==> inputs of indigo <==
==> flow/design.v <==
`timescale 1ns / 1ps
module HalfAdder(
    input a,  
    input b,  
    output f,  
    output carryOut  
    );
    xor(f, a, b);
    and(carryOut, a, b);
endmodule
`timescale 1ns / 1ps
module FullAdder(
    input a,
    input b,
    input carryIn,
    output sum,
    output carryOut
    );
    wire ha1Sum, ha1CarryOut, ha2CarryOut;
    HalfAdder halfAdder1(a, b, ha1Sum, ha1CarryOut);
    HalfAdder halfAdder2(ha1Sum, carryIn, sum, ha2CarryOut);
    or(carryOut, ha1CarryOut, ha2CarryOut);
endmodule
`timescale 1ns / 1ps
module MultiAnd16(
    input [15:0] a,
    input b,
    output [15:0] c
    );
    and(c[0], a[0], b);
    and(c[1], a[1], b);
    and(c[2], a[2], b);
    and(c[3], a[3], b);
    and(c[4], a[4], b);
    and(c[5], a[5], b);
    and(c[6], a[6], b);
    and(c[7], a[7], b);
    and(c[8], a[8], b);
    and(c[9], a[9], b);
    and(c[10], a[10], b);
    and(c[11], a[11], b);
    and(c[12], a[12], b);
    and(c[13], a[13], b);
    and(c[14], a[14], b);
    and(c[15], a[15], b);
endmodule
`timescale 1ns / 1ps
module MultiAdd15(
    input [14:0] a,
    input [14:0] b,
    input [14:0] carryIn,
    output [14:0] sum,
    output [14:0] carryOut
    );
    FullAdder fa0(a[0], b[0], carryIn[0], sum[0], carryOut[0]);  
    FullAdder fa1(a[1], b[1], carryIn[1], sum[1], carryOut[1]);
    FullAdder fa2(a[2], b[2], carryIn[2], sum[2], carryOut[2]);
    FullAdder fa3(a[3], b[3], carryIn[3], sum[3], carryOut[3]);
    FullAdder fa4(a[4], b[4], carryIn[4], sum[4], carryOut[4]);
    FullAdder fa5(a[5], b[5], carryIn[5], sum[5], carryOut[5]);
    FullAdder fa6(a[6], b[6], carryIn[6], sum[6], carryOut[6]);
    FullAdder fa7(a[7], b[7], carryIn[7], sum[7], carryOut[7]);
    FullAdder fa8(a[8], b[8], carryIn[8], sum[8], carryOut[8]);
    FullAdder fa9(a[9], b[9], carryIn[9], sum[9], carryOut[9]);
    FullAdder fa10(a[10], b[10], carryIn[10], sum[10], carryOut[10]);
    FullAdder fa11(a[11], b[11], carryIn[11], sum[11], carryOut[11]);
    FullAdder fa12(a[12], b[12], carryIn[12], sum[12], carryOut[12]);
    FullAdder fa13(a[13], b[13], carryIn[13], sum[13], carryOut[13]);
    FullAdder fa14(a[14], b[14], carryIn[14], sum[14], carryOut[14]);
endmodule
`timescale 1ns / 1ps
module ArrayMultiplier(
    input [15:0] a,
    input [15:0] b,
    output [31:0] f
    );
    wire [15:0] tmpAnd [0:15];
    wire [14:0] tmpSum [0:14];
    wire [14:0] tmpCarry [0:15];
    MultiAnd16 and0(a, b[0], tmpAnd[0]);
    MultiAnd16 and1(a, b[1], tmpAnd[1]);
    MultiAnd16 and2(a, b[2], tmpAnd[2]);
    MultiAnd16 and3(a, b[3], tmpAnd[3]);
    MultiAnd16 and4(a, b[4], tmpAnd[4]);
    MultiAnd16 and5(a, b[5], tmpAnd[5]);
    MultiAnd16 and6(a, b[6], tmpAnd[6]);
    MultiAnd16 and7(a, b[7], tmpAnd[7]);
    MultiAnd16 and8(a, b[8], tmpAnd[8]);
    MultiAnd16 and9(a, b[9], tmpAnd[9]);
    MultiAnd16 and10(a, b[10], tmpAnd[10]);
    MultiAnd16 and11(a, b[11], tmpAnd[11]);
    MultiAnd16 and12(a, b[12], tmpAnd[12]);
    MultiAnd16 and13(a, b[13], tmpAnd[13]);
    MultiAnd16 and14(a, b[14], tmpAnd[14]);
    MultiAnd16 and15(a, b[15], tmpAnd[15]);
    MultiAdd15 add0(tmpAnd[0][15:1], tmpAnd[1][14:0], 15'd0, tmpSum[0], tmpCarry[0]);
    MultiAdd15 add1({tmpAnd[1][15], tmpSum[0][14:1]}, tmpAnd[2][14:0], tmpCarry[0], tmpSum[1], tmpCarry[1]);
    MultiAdd15 add2({tmpAnd[2][15], tmpSum[1][14:1]}, tmpAnd[3][14:0], tmpCarry[1], tmpSum[2], tmpCarry[2]);
    MultiAdd15 add3({tmpAnd[3][15], tmpSum[2][14:1]}, tmpAnd[4][14:0], tmpCarry[2], tmpSum[3], tmpCarry[3]);
    MultiAdd15 add4({tmpAnd[4][15], tmpSum[3][14:1]}, tmpAnd[5][14:0], tmpCarry[3], tmpSum[4], tmpCarry[4]);
    MultiAdd15 add5({tmpAnd[5][15], tmpSum[4][14:1]}, tmpAnd[6][14:0], tmpCarry[4], tmpSum[5], tmpCarry[5]);
    MultiAdd15 add6({tmpAnd[6][15], tmpSum[5][14:1]}, tmpAnd[7][14:0], tmpCarry[5], tmpSum[6], tmpCarry[6]);
    MultiAdd15 add7({tmpAnd[7][15], tmpSum[6][14:1]}, tmpAnd[8][14:0], tmpCarry[6], tmpSum[7], tmpCarry[7]);
    MultiAdd15 add8({tmpAnd[8][15], tmpSum[7][14:1]}, tmpAnd[9][14:0], tmpCarry[7], tmpSum[8], tmpCarry[8]);
    MultiAdd15 add9({tmpAnd[9][15], tmpSum[8][14:1]}, tmpAnd[10][14:0], tmpCarry[8], tmpSum[9], tmpCarry[9]);
    MultiAdd15 add10({tmpAnd[10][15], tmpSum[9][14:1]}, tmpAnd[11][14:0], tmpCarry[9], tmpSum[10], tmpCarry[10]);
    MultiAdd15 add11({tmpAnd[11][15], tmpSum[10][14:1]}, tmpAnd[12][14:0], tmpCarry[10], tmpSum[11], tmpCarry[11]);
    MultiAdd15 add12({tmpAnd[12][15], tmpSum[11][14:1]}, tmpAnd[13][14:0], tmpCarry[11], tmpSum[12], tmpCarry[12]);
    MultiAdd15 add13({tmpAnd[13][15], tmpSum[12][14:1]}, tmpAnd[14][14:0], tmpCarry[12], tmpSum[13], tmpCarry[13]);
    MultiAdd15 add14({tmpAnd[14][15], tmpSum[13][14:1]}, tmpAnd[15][14:0], tmpCarry[13], tmpSum[14], tmpCarry[14]);
    FullAdder add15(tmpSum[14][1], tmpCarry[14][0], 1'b0, f[16], tmpCarry[15][0]);
    FullAdder add16(tmpSum[14][2], tmpCarry[14][1], tmpCarry[15][0], f[17], tmpCarry[15][1]);
    FullAdder add17(tmpSum[14][3], tmpCarry[14][2], tmpCarry[15][1], f[18], tmpCarry[15][2]);
    FullAdder add18(tmpSum[14][4], tmpCarry[14][3], tmpCarry[15][2], f[19], tmpCarry[15][3]);
    FullAdder add19(tmpSum[14][5], tmpCarry[14][4], tmpCarry[15][3], f[20], tmpCarry[15][4]);
    FullAdder add20(tmpSum[14][6], tmpCarry[14][5], tmpCarry[15][4], f[21], tmpCarry[15][5]);
    FullAdder add21(tmpSum[14][7], tmpCarry[14][6], tmpCarry[15][5], f[22], tmpCarry[15][6]);
    FullAdder add22(tmpSum[14][8], tmpCarry[14][7], tmpCarry[15][6], f[23], tmpCarry[15][7]);
    FullAdder add23(tmpSum[14][9], tmpCarry[14][8], tmpCarry[15][7], f[24], tmpCarry[15][8]);
    FullAdder add24(tmpSum[14][10], tmpCarry[14][9], tmpCarry[15][8], f[25], tmpCarry[15][9]);
    FullAdder add25(tmpSum[14][11], tmpCarry[14][10], tmpCarry[15][9], f[26], tmpCarry[15][10]);
    FullAdder add26(tmpSum[14][12], tmpCarry[14][11], tmpCarry[15][10], f[27], tmpCarry[15][11]);
    FullAdder add27(tmpSum[14][13], tmpCarry[14][12], tmpCarry[15][11], f[28], tmpCarry[15][12]);
    FullAdder add28(tmpSum[14][14], tmpCarry[14][13], tmpCarry[15][12], f[29], tmpCarry[15][13]);
    FullAdder add29(tmpAnd[15][15], tmpCarry[14][14], tmpCarry[15][13], f[30], f[31]);
    assign f[0] = tmpAnd[0][0];
    assign f[1] = tmpSum[0][0];
    assign f[2] = tmpSum[1][0];
    assign f[3] = tmpSum[2][0];
    assign f[4] = tmpSum[3][0];
    assign f[5] = tmpSum[4][0];
    assign f[6] = tmpSum[5][0];
    assign f[7] = tmpSum[6][0];
    assign f[8] = tmpSum[7][0];
    assign f[9] = tmpSum[8][0];
    assign f[10] = tmpSum[9][0];
    assign f[11] = tmpSum[10][0];
    assign f[12] = tmpSum[11][0];
    assign f[13] = tmpSum[12][0];
    assign f[14] = tmpSum[13][0];
    assign f[15] = tmpSum[14][0];
endmodule
`timescale 1ns / 1ps
module RippleAdder8(
    input [7:0] a,
    input [7:0] b,
    input carryIn,
    output [7:0] sum,
    output carryOut
    );
    wire tmpCarry [0:6];
    FullAdder fa0(a[0], b[0], carryIn, sum[0], tmpCarry[0]);  
    FullAdder fa1(a[1], b[1], tmpCarry[0], sum[1], tmpCarry[1]);
    FullAdder fa2(a[2], b[2], tmpCarry[1], sum[2], tmpCarry[2]);
    FullAdder fa3(a[3], b[3], tmpCarry[2], sum[3], tmpCarry[3]);
    FullAdder fa4(a[4], b[4], tmpCarry[3], sum[4], tmpCarry[4]);
    FullAdder fa5(a[5], b[5], tmpCarry[4], sum[5], tmpCarry[5]);
    FullAdder fa6(a[6], b[6], tmpCarry[5], sum[6], tmpCarry[6]);
    FullAdder fa7(a[7], b[7], tmpCarry[6], sum[7], carryOut);  
endmodule
`timescale 1ns / 1ps
module Adder32(
    input [31:0] a,
    input [31:0] b,
    output [31:0] sum,
    output carryOut
    );
    wire tmpCarry [0:2];
    RippleAdder8 add0(a[7:0], b[7:0], 1'b0, sum[7:0], tmpCarry[0]);
    RippleAdder8 add1(a[15:8], b[15:8], tmpCarry[0], sum[15:8], tmpCarry[1]);
    RippleAdder8 add2(a[23:16], b[23:16], tmpCarry[1], sum[23:16], tmpCarry[2]);
    RippleAdder8 add3(a[31:24], b[31:24], tmpCarry[2], sum[31:24], carryOut);
endmodule
`timescale 1ns / 1ps
module MACRegister(
    input clk,
    input rst,
    input [1:0] opcode,
    input [15:0] a,
    input [15:0] b,
    output [31:0] dataOut
    );
    reg [31:0] register;
    assign dataOut = register;
    wire [31:0] product;
    wire [31:0] sum;
    ArrayMultiplier multiplier(a, b, product);
    Adder32 adder(register, product, sum);
    always @ (posedge clk) begin
        if (rst)
            register <= 32'd0;
        else case (opcode)
            2'd1:  
                register <= {a, b};
            2'd2:  
                register <= sum;
        endcase
    end
endmodule
==> flow/run.sh <==
#!/bin/bash
# the make line also repeats each setting of config.mk as NAME=value (left out here)
make -C /OpenROAD-flow-scripts/flow DESIGN_CONFIG=/design/flow/config.mk WORK_HOME=/design/flow/orfs CLKGATE_MAP_FILE= finish
==> flow/config.mk <==
export PLATFORM = sky130hd
export DESIGN_NAME = MACRegister
export DESIGN_NICKNAME = MACRegister
export VERILOG_FILES = /design/flow/design.v
export SDC_FILE = /design/flow/constraint.sdc
export NUM_CORES = 4
export LEC_CHECK = 0
export ABC_AREA = 1
export CAP_MARGIN = 40
export CORE_MARGIN = 2
export CORE_UTILIZATION = 72
export CTS_CLUSTER_DIAMETER = 159
export CTS_CLUSTER_SIZE = 81
export HOLD_SLACK_MARGIN = -0.08
export PLACE_DENSITY_LB_ADDON = 0.18
export SETUP_SLACK_MARGIN = 2.8
export SLEW_MARGIN = 20
==> flow/constraint.sdc <==
create_clock -name core_clock -period 10.5 [get_ports {clk}]
set_input_delay 2.1000 -clock core_clock [delete_from_list [all_inputs] [get_ports {clk}]]
set_output_delay 2.1000 -clock core_clock [all_outputs]
set_load 0.01 [all_outputs]
==> maple: changes against indigo <==
Settings changed: ABC_AREA 1 to unset, CAP_MARGIN 40 to 20, CORE_UTILIZATION 72 to 40, CTS_CLUSTER_DIAMETER 159 to unset, CTS_CLUSTER_SIZE 81 to unset, HOLD_SLACK_MARGIN -0.08 to unset, PLACE_DENSITY_LB_ADDON 0.18 to unset, SETUP_SLACK_MARGIN 2.8 to 5.0.
==> flow/constraint.sdc (replaced) <==
create_clock -name core_clock -period 17.7 [get_ports {clk}]
set_input_delay 3.5400 -clock core_clock [delete_from_list [all_inputs] [get_ports {clk}]]
set_output_delay 3.5400 -clock core_clock [all_outputs]
set_load 0.01 [all_outputs]
==> ci_impl_report.md <==
## Implementation flow summary

| Metric | Value |
|---|---|
| Met1 Wirelength | between 7 and 8 mm |
| Crit path buffers/inverters | 9 |
| Status | finished with violations |
| Buffering overhead | 12.5% |
| Final GP Congestion | roughly 0.83 |
| Non-Filler Instances | about 1400 |
| Final setup viols | 16 |
| Clock buf/inv share | 1.48% |
| Final Net Count | 1517 |
| Setup WS post-layout | -5100 ps |
| Violated checks | negative setup slack |
| Top post-synthesis cells by count | inv_1, nand2_1, fa_1, buf_2, o21ai_1 |
| Ys cells | about 1200 |
| Die Size | between 10000 and 15000 sq um |
That was indigo.
==> ci_impl_report.md <==
## Implementation flow summary

| Metric | Value |
|---|---|
| Setup WS post-layout | 805 ps |
| Buffering overhead | 9.21% |
| Clock buf/inv share | 1.58% |
| Status | complete, no violations |
| Final Net Count | 1271 |
| Top post-synthesis cells by count | fa_1, and2_1, inv_1, nand2_1, clkbuf_1 |
| Final setup viols | 0 |
| Final GP Congestion | 0.713 |
| Ys cells | approximately 930 |
| Crit path buffers/inverters | 5 |
That was maple.
